Setup of v47:
==> flow/design.v <==
module apb_slave (
  input  logic        PCLK,
  input  logic        PRESETn,
  input  logic [31:0] PADDR,
  input  logic        PSEL,
  input  logic        PENABLE,
  input  logic        PWRITE,
  input  logic [31:0] PWDATA,
  output logic [31:0] PRDATA,
  output logic        PREADY,
  output logic        PSLVERR
);
  logic [15:0] [31:0] registers;
  logic [3:0] addr_index;
  logic       addr_valid;
  assign addr_index = PADDR[5:2];
  assign addr_valid = (PADDR[31:6] == 0);
  typedef enum logic [1:0] {
    IDLE,
    SETUP,
    ACCESS
  } apb_state_t;
  apb_state_t current_state, next_state;
  always_ff @(posedge PCLK or negedge PRESETn) begin
    if (!PRESETn) begin
      current_state <= IDLE;
    end else begin
      current_state <= next_state;
    end
  end
  always_comb begin
    case (current_state)
      IDLE: begin
        if (PSEL && !PENABLE)
          next_state = SETUP;
        else
          next_state = IDLE;
      end
      SETUP: begin
        if (PSEL && PENABLE)
          next_state = ACCESS;
        else
          next_state = IDLE;
      end
      ACCESS: begin
        if (PSEL && !PENABLE)
          next_state = SETUP;
        else
          next_state = IDLE;
      end
      default:
        next_state = IDLE;
    endcase
  end
  always_ff @(posedge PCLK or negedge PRESETn) begin
    if (!PRESETn) begin
      for (int i = 0; i < 16; i++)
        registers[i] <= 32'h0;
      PRDATA <= 32'h0;
      PREADY <= 1'b1;   
      PSLVERR <= 1'b0;  
    end
    else begin
      PREADY <= (next_state != SETUP);
      PSLVERR <= 1'b0;
      if (current_state == SETUP && PSEL && PENABLE) begin
        if (!addr_valid) begin
          PSLVERR <= 1'b1;
        end
        else if (!PWRITE) begin
          PRDATA <= registers[addr_index];
        end
      end
      if (current_state == ACCESS && PSEL && PENABLE && addr_valid && PWRITE) begin
        registers[addr_index] <= PWDATA;
      end
    end
  end
endmodule
Settings: LEC_CHECK=0, ABC_AREA=1, CAP_MARGIN=10, CELL_PAD_IN_SITES_DETAIL_PLACEMENT=1, CELL_PAD_IN_SITES_GLOBAL_PLACEMENT=0, CORE_ASPECT_RATIO=1.87, CORE_MARGIN=2, CORE_UTILIZATION=57, GPL_ROUTABILITY_DRIVEN=0, GPL_TIMING_DRIVEN=0, HOLD_SLACK_MARGIN=0.25, MAX_ROUTING_LAYER=met5, MIN_ROUTING_LAYER=met2, PLACE_DENSITY=0.46, SLEW_MARGIN=20, TNS_END_PERCENT=80; clock period 5.12 ns.
run.sh (not shown) runs the stock make flow with config.mk's settings and CLKGATE_MAP_FILE=.
v47 did not finish; a tool error ended it in global routing (5_1_grt).
diff inputs: v47 => v37
- TNS_END_PERCENT removed (was 80)
- HOLD_SLACK_MARGIN removed (was 0.25)
- MAX_ROUTING_LAYER removed (was met5)
- CELL_PAD_IN_SITES_DETAIL_PLACEMENT removed (was 1)
- ABC_AREA removed (was 1)
- GPL_ROUTABILITY_DRIVEN removed (was 0)
- MIN_ROUTING_LAYER removed (was met2)
- CORE_ASPECT_RATIO removed (was 1.87)
- GPL_TIMING_DRIVEN removed (was 0)
- CAP_MARGIN changed from 10 to 20
- CORE_UTILIZATION changed from 57 to 40
- PLACE_DENSITY removed (was 0.46)
- CELL_PAD_IN_SITES_GLOBAL_PLACEMENT removed (was 0)
- the clock period (ns, I/O delays scaled along) changed from 5.12 to 3.81
- v37: all stages complete, timing, DRC and antenna checks passed
- The floorplan die width of v37 exceeds that of v47 by 81 µm.
- Per the comparison of v37 with v47, synthesized area per cell up about 130%; die area up 18%; synthesized-area fraction occupied by and/or/nand/nor cells down 43 points; fraction of synthesized area in multiplexers up 37 points.
- v37 against v47: cell row count -21%; net count after synthesis -2780.
- Lower yosys stat cell total goes to v37 over v47.
- | die span in y | lower: v37 |
--- input diff v37..v50 ---
- ABC_AREA: unset -> 1
- CORE_UTILIZATION: 40 -> 68
- the clock period (ns, I/O delays scaled along): 3.81 -> 2.72
Findings:
v50 ended with every stage complete and zero timing, DRC or antenna violations. Lower final cell count without fillers among v37 and v50: v37. From v37 to v50 the numbers moved as follows: register-to-register slack shows a reduction of 0.50 ns; sequential power up about 40%; die size now sits lower; count of cell types in the netlist down 14. Taking v37 over v50, the post-placement cell area ratio works out to 0.827. Cell resize tally after clock tree synthesis: v50 vs v37 — no meaningful difference. v37 vs v50, dominant kind of cell by area: flip-flops and latches vs multi-input combinational cells.
Edits applied to the flow inputs when going from v50 to v9:
- CORE_UTILIZATION now 69, was 68
- the clock period (ns, I/O delays scaled along) now 7.99, was 2.72
==> results <==
- No run among v50 and v9 stopped early or left any final violation; all are clean.
- The run with more routed wire is v50, not v9.
- Multi-input combinational cell count: v9 vs v50 identical
- v9 reports a lower weighted congestion reported at the end of routability-driven placement than v50 does.
- NOTE area of all placed cells without fillers v50->v9 decreased by a few percent
- v9 -> v50: switching portion of total power flat
- In the tables for v50 and v9, sequential share of layout area reads higher with v9.
- Between v50 and v9, the minimum setup slack among reg-to-reg paths is higher for v9.
- Number of stages on the worst setup path was higher in v9 than in v50.
- In the flow results for v50 and v9, the overall power consumption is larger on v50.
- Changes observed in v9 relative to v50: number of antenna violations at the first check in global routing did not really move, part of the total power dissipated in combinational logic went down.


Setup of P:
// apb_slave: RTL as listed in full above, without the edits since
clock: 3.81 ns
lec_check: 0
cap_margin: 20
core_margin: 2
core_utilization: 54
slew_margin: 20
P: done, clean on timing, DRC and antenna
## Diff of input files: Q against P
- SETUP_SLACK_MARGIN newly set to -0.13
- CORE_UTILIZATION changed from 54 to 72
- the clock period (ns, I/O delays scaled along) changed from 3.81 to 2.14
==> results <==
- The final report for Q shows a completed flow and a layout that fails verification, specifically setup timing.
- Compared with P, in Q tightest hold margin +53 ps, worst setup slack after layout -1250 ps.
- Non-clock buffer count: lower on P
- For Q, the uppermost layer routed was met5, unlike P, where it was met4.
For R, these inputs were changed with respect to Q:
- SETUP_SLACK_MARGIN: -0.13 -> unset
- CORE_UTILIZATION: 72 -> 40
- MIN_ROUTING_LAYER: unset -> met2
- CELL_PAD_IN_SITES_GLOBAL_PLACEMENT: unset -> 1
- the clock period (ns, I/O delays scaled along): 2.14 -> 5.0
==> results <==
R finished end to end and its layout was clean on timing, DRC and antenna. Lower final area was reported by R, not Q. R vs Q, post-route worst hold slack went up by 220 ps. Relative to Q, the sequential share of layout area of R is higher by 1.2 points. The internal power number comes out lower for R vs Q. Against Q, R comes in 0.18 points higher on share of the final layout cell area in multi-input gates. Summary of R over Q: total die area went up, power share of the combinational group shows a reduction of 0.6 points, clock group share of total power moved up, global-route usage over all layers went down 6.0 points, number of failing setup endpoints in the final timing report lower. Combinational power in R vs Q: down about 60%.
Power is estimated from default activity; no workload was simulated.
